Setup of run 1:
// top
module top (
	input sysclk,     
	input rst,        
	input button_in,
	input [15:0] student_id,
	output[3:0] D5_out,	
	output[3:0] D4_out,	
	output[3:0] D3_out,	
	output[3:0] D2_out,	
	output[3:0] D1_out		
);
For scale: ~3500 cells after synthesis, ~39 I/O pins, about 0.023 mm^2 of cells after synthesis.
export LEC_CHECK = 0
export ABC_AREA = 1
export CAP_MARGIN = 30
export CELL_PAD_IN_SITES_DETAIL_PLACEMENT = 2
export CELL_PAD_IN_SITES_GLOBAL_PLACEMENT = 1
export CORE_ASPECT_RATIO = 0.95
export CORE_MARGIN = 2
export CORE_UTILIZATION = 22
export CTS_CLUSTER_SIZE = 70
export PLACE_DENSITY_LB_ADDON = 0.15
export SLEW_MARGIN = 20
export TNS_END_PERCENT = 100
create_clock -name core_clock -period 31.2 [get_ports {sysclk}]
run.sh (not shown) runs the stock make flow with config.mk's settings and CLKGATE_MAP_FILE=.
The following lists how run 2 was set up differently from run 1:
==> flow/config.mk <==
export PLATFORM = sky130hd
export DESIGN_NAME = top
export DESIGN_NICKNAME = top
export VERILOG_FILES = /design/flow/design.v
export SDC_FILE = /design/flow/constraint.sdc
export NUM_CORES = 4
export LEC_CHECK = 0
export ABC_AREA = 1
export CAP_MARGIN = 20
export CORE_MARGIN = 2
export CORE_UTILIZATION = 55
export SLEW_MARGIN = 20
==> flow/constraint.sdc <==
create_clock -name core_clock -period 15.4 [get_ports {sysclk}]
set_input_delay 3.0800 -clock core_clock [delete_from_list [all_inputs] [get_ports {sysclk}]]
set_output_delay 3.0800 -clock core_clock [all_outputs]
set_load 0.01 [all_outputs]
--- outcome ---
Run 2 finished every stage; the final checks, however, were not passed, the failures being setup timing.
Against run 1, run 2 reports a critical path depth that is lower.
Per the comparison of run 2 with run 1, wire length of the first global-routing pass went down by 25 mm; post-detailed-routing wire length went down by about 17%.
Side by side, average wire per cell in the routed design turned out lower in run 2 than in run 1.
Run 2 vs run 1 on post-detailed-route via-to-cell ratio: run 2 is the higher one.
Area: run 2 vs run 1 -> run 2 larger
Compared with run 1, run 2 shows a higher total power after layout.
Summary — register fraction of the total cell area, run 2 relative to run 1: lower, by 1.0 points.
Against run 1, run 2 reports a worst voltage drop across the vdd grid that is higher.
Tap cell instance count went down by more than half going from run 1 to run 2.
When run 2 is measured against run 1, its power density relative to cell area turns out 93 mW/mm^2 higher.

========
Starting RTL as in the previous note.
==> flow/config.mk <==
export PLATFORM = sky130hd
export DESIGN_NAME = top
export DESIGN_NICKNAME = top
export VERILOG_FILES = /design/flow/design.v
export SDC_FILE = /design/flow/constraint.sdc
export NUM_CORES = 4
export LEC_CHECK = 0
export CAP_MARGIN = 20
export CORE_ASPECT_RATIO = 0.5
export CORE_MARGIN = 2
export CORE_UTILIZATION = 72
export CTS_CLUSTER_DIAMETER = 397
export CTS_CLUSTER_SIZE = 95
export SLEW_MARGIN = 20
==> flow/constraint.sdc <==
create_clock -name core_clock -period 17.4 [get_ports {sysclk}]
set_input_delay 3.4800 -clock core_clock [delete_from_list [all_inputs] [get_ports {sysclk}]]
set_output_delay 3.4800 -clock core_clock [all_outputs]
set_load 0.01 [all_outputs]
The first run finished clean.
==> next run, changes <==
CORE_ASPECT_RATIO = default   (was 0.5)
CORE_UTILIZATION = 71   (was 72)
CTS_CLUSTER_DIAMETER = default   (was 397)
CTS_CLUSTER_SIZE = default   (was 95)
HOLD_SLACK_MARGIN = -0.07   (was default)
clock period = 12.7 ns   (was 17.4 ns; I/O delays follow)
Effect:
- The changed run finished with setup timing left
- via count climbs by roughly a tenth
- total power went up by well over a third
- design area is higher by about a fifth
- count of clock-buffer cells in the layout rose by 1
- synthesized area does not change
- worst setup slack loses 1.2 ns
==> next run, changes <==
CORE_UTILIZATION = 40   (was 71)
HOLD_SLACK_MARGIN = default   (was -0.07)
clock period = 20.1 ns   (was 12.7 ns; I/O delays follow)
This time the run produced a clean layout.
Global-route usage drops by 20 points.
Non-clock buffer count drops by 351.
Worst setup slack improves by 1.6 ns.
Wire length drops by about a fifth.
Worst hold slack degrades by 0.0089 ns.
Final cell count drops slightly.
Register-to-register slack improves by 7.1 ns.
Critical path depth climbs by 1.
Die area climbs by well over a third.
Design area drops by roughly a tenth.
Clock power drops by a quarter to a third.
==> next run, changes <==
CORE_UTILIZATION = 71   (was 40)
SETUP_SLACK_MARGIN = -0.02   (was default)
clock period = 13.2 ns   (was 20.1 ns; I/O delays follow)
Outcome: With this change the flow produced a layout that fails on setup timing. Wire length increases by roughly a tenth. Via count is higher by roughly a tenth. Power grows by well over a third.
==> next run, changes <==
CORE_UTILIZATION = 60   (was 71)
SETUP_SLACK_MARGIN = default   (was -0.02)
clock period = 13.6 ns   (was 13.2 ns; I/O delays follow)
With this change the flow completed with no timing, DRC or antenna violations. Non-clock buffer count drops by 58. Wire length shrinks by about 8%. Total power went down by 5.0%. Final cell count climbs by 0.49%. Cell area drops by about 2.5%. Critical path depth rises by 6. Clock skew hardly moves. Global-route usage fell by 7.8 points. Core utilization went down by 15 points.
No activity file was given, so power comes from the tool's default toggle rates.
